==> trial 85 <==
==> flow/design.v <==
module INV_IP #(parameter IP_WIDTH = 6) (
    IN_1, IN_2,
    OUT_INV
);
input  [IP_WIDTH-1:0] IN_1, IN_2;
output [IP_WIDTH-1:0] OUT_INV;
parameter LOOP_IDX = 8;
genvar i;
reg [IP_WIDTH-1:0] old_r [0:LOOP_IDX-1];
reg [IP_WIDTH-1:0] r [0:LOOP_IDX-1];
reg [IP_WIDTH-1:0] q [0:LOOP_IDX-1];
reg signed [IP_WIDTH-1:0] old_t [0:LOOP_IDX-1];
reg [3:0] index [1:LOOP_IDX-1];
reg signed [IP_WIDTH-1:0] t [0:LOOP_IDX-1];
generate
for(i=0;i<LOOP_IDX;i=i+1) begin: loop_old_r
    always@(*) begin
        if(i==0) begin
            old_r[0] = (IN_1 > IN_2)? IN_1:IN_2;
        end
        else begin
            old_r[i] = r[i-1];        
        end
    end
end
endgenerate
generate
for(i=0;i<LOOP_IDX;i=i+1) begin: loop_r
    always@(*) begin
        if(i==0) begin
            r[0] = (IN_1 > IN_2)? IN_2:IN_1;
        end
        else begin
            if(r[i-1]!=0)
                r[i] = old_r[i-1] - q[i-1] * r[i-1];
            else
                r[i] = 0;
        end
    end
end
endgenerate
generate
for(i=0;i<LOOP_IDX;i=i+1) begin: loop_q
    always@(*) begin
        if(r[i]!=0)
            q[i] = old_r[i] / r[i];
        else
            q[i] = 0;
    end
end
endgenerate
generate
for(i=0;i<LOOP_IDX;i=i+1) begin: loop_old_t
    always@(*) begin
        if(i==0) begin
            old_t[0] = 0;    
        end
        else begin
            if(r[i-1]!=0) begin
                old_t[i] = t[i-1];
            end
            else
                old_t[i] = 0;
        end
    end
end
endgenerate
generate
for(i=1;i<LOOP_IDX;i=i+1) begin: loop_index
    always@(*) begin
            if(r[i-1]!=0) begin
                index[i] = i;
            end
            else
                index[i] = index[i-1];
    end
end
endgenerate
generate
for(i=0;i<LOOP_IDX;i=i+1) begin: loop_t
    always@(*) begin
        if(i==0) begin
            t[0] = 1;    
        end
        else begin
            if(r[i-1]!=0)
                t[i] = old_t[i-1] - q[i-1] * t[i-1];
            else
                t[i] = 0;
        end
    end
end
endgenerate
assign OUT_INV = (old_t[index[LOOP_IDX-1]][IP_WIDTH-1]==1)? old_t[index[LOOP_IDX-1]]+old_r[0]:old_t[index[LOOP_IDX-1]];
endmodule
module EC_TOP(
    clk, rst_n, in_valid,
    in_Px, in_Py, in_Qx, in_Qy, in_prime, in_a,
    out_valid, out_Rx, out_Ry
);
input clk, rst_n, in_valid;
input [6-1:0] in_Px, in_Py, in_Qx, in_Qy, in_prime, in_a;
output reg out_valid;
output reg [6-1:0] out_Rx, out_Ry;
localparam S_IDLE = 0;
localparam S_IN_DATA = 1;
localparam S_P_ADD = 2;
localparam S_P_DOU = 3;
localparam S_XR_YR = 4;
localparam S_OUT = 5;
parameter IP_WIDTH = 6;
reg [2:0] current_state, next_state;
reg [3:0] cnt_s_p;
reg [2:0] cnt_xr_yr;
reg [5:0] px_reg;
reg [5:0] py_reg;
reg [5:0] qx_reg;
reg [5:0] qy_reg;
reg [5:0] a_reg;
reg [5:0] prime_reg;
wire [5:0] p_sub_xp;
wire [5:0] p_sub_yp;
wire [5:0] p_sub_xq;
wire [5:0] p_sub_xr;
wire [6:0] xq_xp1;
wire [6:0] yq_yp1;
wire [7:0] xr_w;
wire [6:0] xp2_3_a;
reg [5:0] xr_reg ;
reg [5:0] s_reg;
reg [11:0] mod_in;
wire [5:0] mod_out;
reg [IP_WIDTH-1:0]  IN_2;
wire [IP_WIDTH-1:0] OUT_INV;
reg [5:0] yp2_ip;
wire [6:0] xp_xr1;
wire [11:0]mul_out;
reg [5:0] mul_in1, mul_in2;
wire [6:0] s_xp_xr1_yp1;
always@(posedge clk or negedge rst_n) begin
    if(!rst_n)
        current_state <= S_IDLE;
    else
        current_state <= next_state;
end
always@(*) begin
    case (current_state)
        S_IDLE:    next_state = in_valid? S_IN_DATA:S_IDLE;
        S_IN_DATA: next_state = (px_reg==qx_reg && py_reg==qy_reg)? S_P_DOU:S_P_ADD;
        S_P_ADD:   next_state = (cnt_s_p==4)? S_XR_YR:S_P_ADD;
        S_P_DOU:   next_state = (cnt_s_p==8)? S_XR_YR:S_P_DOU;
        S_XR_YR:   next_state = (cnt_xr_yr==6)? S_OUT:S_XR_YR;
        S_OUT:     next_state = S_IDLE;
        default: next_state = S_IDLE;
    endcase
end
always @(posedge clk or negedge rst_n) begin
    if (!rst_n) 
        cnt_s_p <= 0;    
    else begin
        if(current_state==S_P_ADD && cnt_s_p<=3)
            cnt_s_p <= cnt_s_p + 1;
        else if(current_state==S_P_DOU && cnt_s_p<=7)
            cnt_s_p <= cnt_s_p + 1;
        else
            cnt_s_p <= 0;
    end  
end
always @(posedge clk or negedge rst_n) begin
    if (!rst_n) 
        cnt_xr_yr <= 0;    
    else begin
        if(current_state==S_XR_YR && cnt_xr_yr<=5)
            cnt_xr_yr <= cnt_xr_yr + 1;
        else
            cnt_xr_yr <= 0;
    end  
end
always@(posedge clk or negedge rst_n) begin
    if(!rst_n) 
        px_reg <= 0;
    else begin
        if(in_valid)
            px_reg <= in_Px;
    end
end
always@(posedge clk or negedge rst_n) begin
    if(!rst_n) 
        py_reg <= 0;
    else begin
        if(in_valid)
            py_reg <= in_Py;
    end
end
always@(posedge clk or negedge rst_n) begin
    if(!rst_n) 
        qx_reg <= 0;
    else begin
        if(in_valid)
            qx_reg <= in_Qx;
    end
end
always@(posedge clk or negedge rst_n) begin
    if(!rst_n) 
        qy_reg <= 0;
    else begin
        if(in_valid)
            qy_reg <= in_Qy;
    end
end
always@(posedge clk or negedge rst_n) begin
    if(!rst_n) 
        a_reg <= 0;
    else begin
        if(in_valid)
            a_reg <= in_a;
    end
end
always@(posedge clk or negedge rst_n) begin
    if(!rst_n) 
        prime_reg <= 2;
    else begin
        if(in_valid)
            prime_reg <= in_prime;
    end
end
assign p_sub_xp = prime_reg - px_reg;
assign p_sub_yp = prime_reg - py_reg;
assign p_sub_xq = prime_reg - qx_reg;
assign p_sub_xr = prime_reg - mod_out;
assign xq_xp1 = qx_reg + p_sub_xp;    
assign yq_yp1 = qy_reg + p_sub_yp;    
assign xr_w = mod_out + p_sub_xp + p_sub_xq;  
assign xp_xr1 = px_reg + p_sub_xr;
assign s_xp_xr1_yp1 = mod_out + p_sub_yp;
assign xp2_3_a = mod_out + a_reg;
always@(posedge clk or negedge rst_n) begin
    if(!rst_n)
        s_reg <= 0;
    else begin
        if(current_state==S_P_ADD && cnt_s_p==4 || current_state==S_P_DOU && cnt_s_p==8)
            s_reg <= mod_out;
    end
end
always @(posedge clk or negedge rst_n) begin
    if (!rst_n) begin
       xr_reg <= 0;
    end
    else begin
        if(cnt_xr_yr==2) 
            xr_reg <= mod_out;
    end
end
always @(posedge clk or negedge rst_n) begin
    if(!rst_n)
        mod_in <= 0;
    else begin
        if(current_state==S_P_ADD) begin
            case(cnt_s_p)
                'd0: mod_in <= xq_xp1;
                'd1: mod_in <= yq_yp1;
                'd3: mod_in <= mul_out;
            endcase
        end
        else if(current_state==S_P_DOU) begin
            case(cnt_s_p)
                'd0: mod_in <= {py_reg, 1'b0};
                'd2: mod_in <= mul_out;
                'd4: mod_in <= mul_out;
                'd5: mod_in <= xp2_3_a;
                'd7: mod_in <= mul_out;
            endcase
        end
        else if(current_state==S_XR_YR) begin
             case(cnt_xr_yr)
                'd0: mod_in <= mul_out;
                'd1: mod_in <= xr_w;
                'd2: mod_in <= xp_xr1;
                'd4: mod_in <= mul_out;
                'd5: mod_in <= s_xp_xr1_yp1;
            endcase
        end
    end
end
assign mod_out = mod_in % prime_reg;
always@(posedge clk or negedge rst_n) begin
    if(!rst_n)
        IN_2 <= 0;
    else begin
        if((current_state==S_P_ADD || current_state==S_P_DOU) && cnt_s_p==1) begin
            IN_2 <= mod_out;
        end
    end
end
INV_IP #(.IP_WIDTH(IP_WIDTH)) I_INV_IP ( .IN_1(prime_reg), .IN_2(IN_2), . OUT_INV(OUT_INV));
always@(posedge clk or negedge rst_n) begin
    if(!rst_n) 
        yp2_ip <= 0;
    else begin
        if(current_state==S_P_DOU && cnt_s_p==2)
            yp2_ip <= OUT_INV;
    end
end
always @(posedge clk or negedge rst_n) begin
    if(!rst_n)
        mul_in1 <= 0;
    else begin
         if(current_state==S_P_ADD) begin
            case(cnt_s_p)
                'd2: mul_in1 <= mod_out;
                'd4: mul_in1 <= mod_out;
            endcase
        end
        else if(current_state==S_P_DOU) begin
            case(cnt_s_p)
                'd1: mul_in1 <= px_reg;
                'd3: mul_in1 <= 3;
                'd6: mul_in1 <= mod_out;
                'd8: mul_in1 <= mod_out;
            endcase
        end
        else if(current_state==S_XR_YR) begin
            case(cnt_xr_yr)
                'd3: mul_in1 <= s_reg;
            endcase
        end
    end
end
always @(posedge clk or negedge rst_n) begin
    if(!rst_n)
        mul_in2 <= 0;
    else begin
         if(current_state==S_P_ADD) begin
            case(cnt_s_p)
                'd2: mul_in2 <= OUT_INV;
                'd4: mul_in2 <= mod_out;
            endcase
        end
        else if(current_state==S_P_DOU) begin
            case(cnt_s_p)
                'd1: mul_in2 <= px_reg;
                'd3: mul_in2 <= mod_out;
                'd6: mul_in2 <= yp2_ip;
                'd8: mul_in2 <= mod_out;
            endcase
        end
        else if(current_state==S_XR_YR) begin
            case(cnt_xr_yr)
                'd3: mul_in2 <= mod_out;
            endcase
        end
    end
end
assign mul_out = mul_in1 * mul_in2;
always @(posedge clk or negedge rst_n) begin
    if(!rst_n)
        out_valid <= 0;
    else begin
        if(cnt_xr_yr==6)
            out_valid <= 1;
        else
            out_valid <= 0;
    end
end
always @(posedge clk or negedge rst_n) begin
    if(!rst_n)
        out_Rx <= 0;
    else begin
        if(cnt_xr_yr==6)
            out_Rx <= xr_reg;
        else
            out_Rx <= 0;
    end
end
always @(posedge clk or negedge rst_n) begin
    if(!rst_n)
        out_Ry <= 0;
    else begin
        if(cnt_xr_yr==6)
            out_Ry <= mod_out;
        else
            out_Ry <= 0;
    end
end
endmodule
==> flow/run.sh <==
#!/bin/bash
# the make line also repeats each setting of config.mk as NAME=value (left out here)
make -C /OpenROAD-flow-scripts/flow DESIGN_CONFIG=/design/flow/config.mk WORK_HOME=/design/flow/orfs CLKGATE_MAP_FILE= finish
==> flow/config.mk <==
export PLATFORM = sky130hd
export DESIGN_NAME = EC_TOP
export DESIGN_NICKNAME = EC_TOP
export VERILOG_FILES = /design/flow/design.v
export SDC_FILE = /design/flow/constraint.sdc
export NUM_CORES = 4
export LEC_CHECK = 0
export CAP_MARGIN = 20
export CELL_PAD_IN_SITES_DETAIL_PLACEMENT = 2
export CELL_PAD_IN_SITES_GLOBAL_PLACEMENT = 3
export CORE_ASPECT_RATIO = 1.04
export CORE_MARGIN = 2
export CORE_UTILIZATION = 58
export GPL_ROUTABILITY_DRIVEN = 1
export HOLD_SLACK_MARGIN = -0.04
export MAX_ROUTING_LAYER = met4
export MIN_ROUTING_LAYER = met2
export SETUP_SLACK_MARGIN = 1.59
export SLEW_MARGIN = 20
==> flow/constraint.sdc <==
create_clock -name core_clock -period 66.5 [get_ports {clk}]
set_input_delay 13.3000 -clock core_clock [delete_from_list [all_inputs] [get_ports {clk}]]
set_output_delay 13.3000 -clock core_clock [all_outputs]
set_load 0.01 [all_outputs]
==> build 41 (differences from trial 85) <==
Settings changed: ABC_AREA set to 1, CELL_PAD_IN_SITES_DETAIL_PLACEMENT 2 to not set, CELL_PAD_IN_SITES_GLOBAL_PLACEMENT 3 to not set, CORE_ASPECT_RATIO 1.04 to 0.5, CORE_UTILIZATION 58 to 72, CTS_CLUSTER_DIAMETER set to 397, CTS_CLUSTER_SIZE set to 92, GPL_ROUTABILITY_DRIVEN 1 to not set, HOLD_SLACK_MARGIN -0.04 to not set, MAX_ROUTING_LAYER met4 to not set, MIN_ROUTING_LAYER met2 to not set, PLACE_DENSITY set to 0.41, SETUP_SLACK_MARGIN 1.59 to 4.08.
==> flow/constraint.sdc (replaced) <==
create_clock -name core_clock -period 30.3 [get_ports {clk}]
set_input_delay 6.0600 -clock core_clock [delete_from_list [all_inputs] [get_ports {clk}]]
set_output_delay 6.0600 -clock core_clock [all_outputs]
set_load 0.01 [all_outputs]
==> trial 60 (differences from trial 85) <==
Settings changed: CELL_PAD_IN_SITES_DETAIL_PLACEMENT 2 to not set, CELL_PAD_IN_SITES_GLOBAL_PLACEMENT 3 to not set, CORE_ASPECT_RATIO 1.04 to not set, CORE_UTILIZATION 58 to 65, GPL_ROUTABILITY_DRIVEN 1 to not set, HOLD_SLACK_MARGIN -0.04 to not set, MAX_ROUTING_LAYER met4 to not set, MIN_ROUTING_LAYER met2 to not set, SETUP_SLACK_MARGIN 1.59 to not set.
==> flow/constraint.sdc (replaced) <==
create_clock -name core_clock -period 59.2 [get_ports {clk}]
set_input_delay 11.8400 -clock core_clock [delete_from_list [all_inputs] [get_ports {clk}]]
set_output_delay 11.8400 -clock core_clock [all_outputs]
set_load 0.01 [all_outputs]
==> build 67 (differences from trial 85) <==
Settings changed: CELL_PAD_IN_SITES_DETAIL_PLACEMENT 2 to not set, CELL_PAD_IN_SITES_GLOBAL_PLACEMENT 3 to not set, CORE_ASPECT_RATIO 1.04 to not set, CORE_UTILIZATION 58 to 40, GPL_ROUTABILITY_DRIVEN 1 to not set, HOLD_SLACK_MARGIN -0.04 to not set, MAX_ROUTING_LAYER met4 to not set, MIN_ROUTING_LAYER met2 to not set, SETUP_SLACK_MARGIN 1.59 to -1.47.
==> flow/constraint.sdc (replaced) <==
create_clock -name core_clock -period 72.4 [get_ports {clk}]
set_input_delay 14.4800 -clock core_clock [delete_from_list [all_inputs] [get_ports {clk}]]
set_output_delay 14.4800 -clock core_clock [all_outputs]
set_load 0.01 [all_outputs]
==> comparison table <==
                                                                  build 41                    trial 60                 build 67                                             trial 85
CTS resizes                                                            228                          48                        0                                                    -
Setup crit start kind                                                    -                   flip-flop                flip-flop                                                    -
Finished layout cell area                                                -                 29840 sq um              26620 sq um                                                    -
Dominant cell area share                                            20.58%                      21.12%                   21.12%                                               21.12%
Setup CP Type                                                            -                     reg2reg                  reg2reg                                                    -
FF-to-FF setup slack                                                     -                    -2240 ps                  3840 ps                                                    -
Final setup skew                                                         -                    14.23 ps                 15.27 ps                                                    -
Number of logic inverters in the finished layout                         -                         296                      296                                                    -
Drt via density                                                          -                       6.534                    5.727                                                    -
XOR/XNOR Area Share                                                 7.947%                      9.389%                   9.389%                                               9.389%
Final worst path period share                                            -                      103.8%                   94.70%                                                    -
Seq. cell area                                                           -                  2759 sq um               2763 sq um                                                    -
Detailed-routed wire length on met3                                      -                    7.493 mm                 3.722 mm                                                    -
Yosys adder share                                                   29.21%                      30.02%                   30.02%                                               30.02%
Worst-margin pin slew                                                    -                     1398 ps                  1027 ps                                                    -
Status                                                      did not finish  complete, but fails checks  complete, no violations                                       did not finish
Stage where the flow stopped                      global routing (5_1_grt)                           -                        -  global placement without I/O (3_1_place_gp_skip_io)
Reasons for failing layout checks                                        -        negative setup slack                        -                                                    -
Largest incremental delay on the critical path                           -                      630 ps                   800 ps                                                    -
Cell depth of the worst flop-to-flop path                                -                         333                      331                                                    -
Multi-input gate area                                                    -                 21940 sq um              20580 sq um                                                    -
Remaining antenna violation count after routing                          -                           0                        0                                                    -
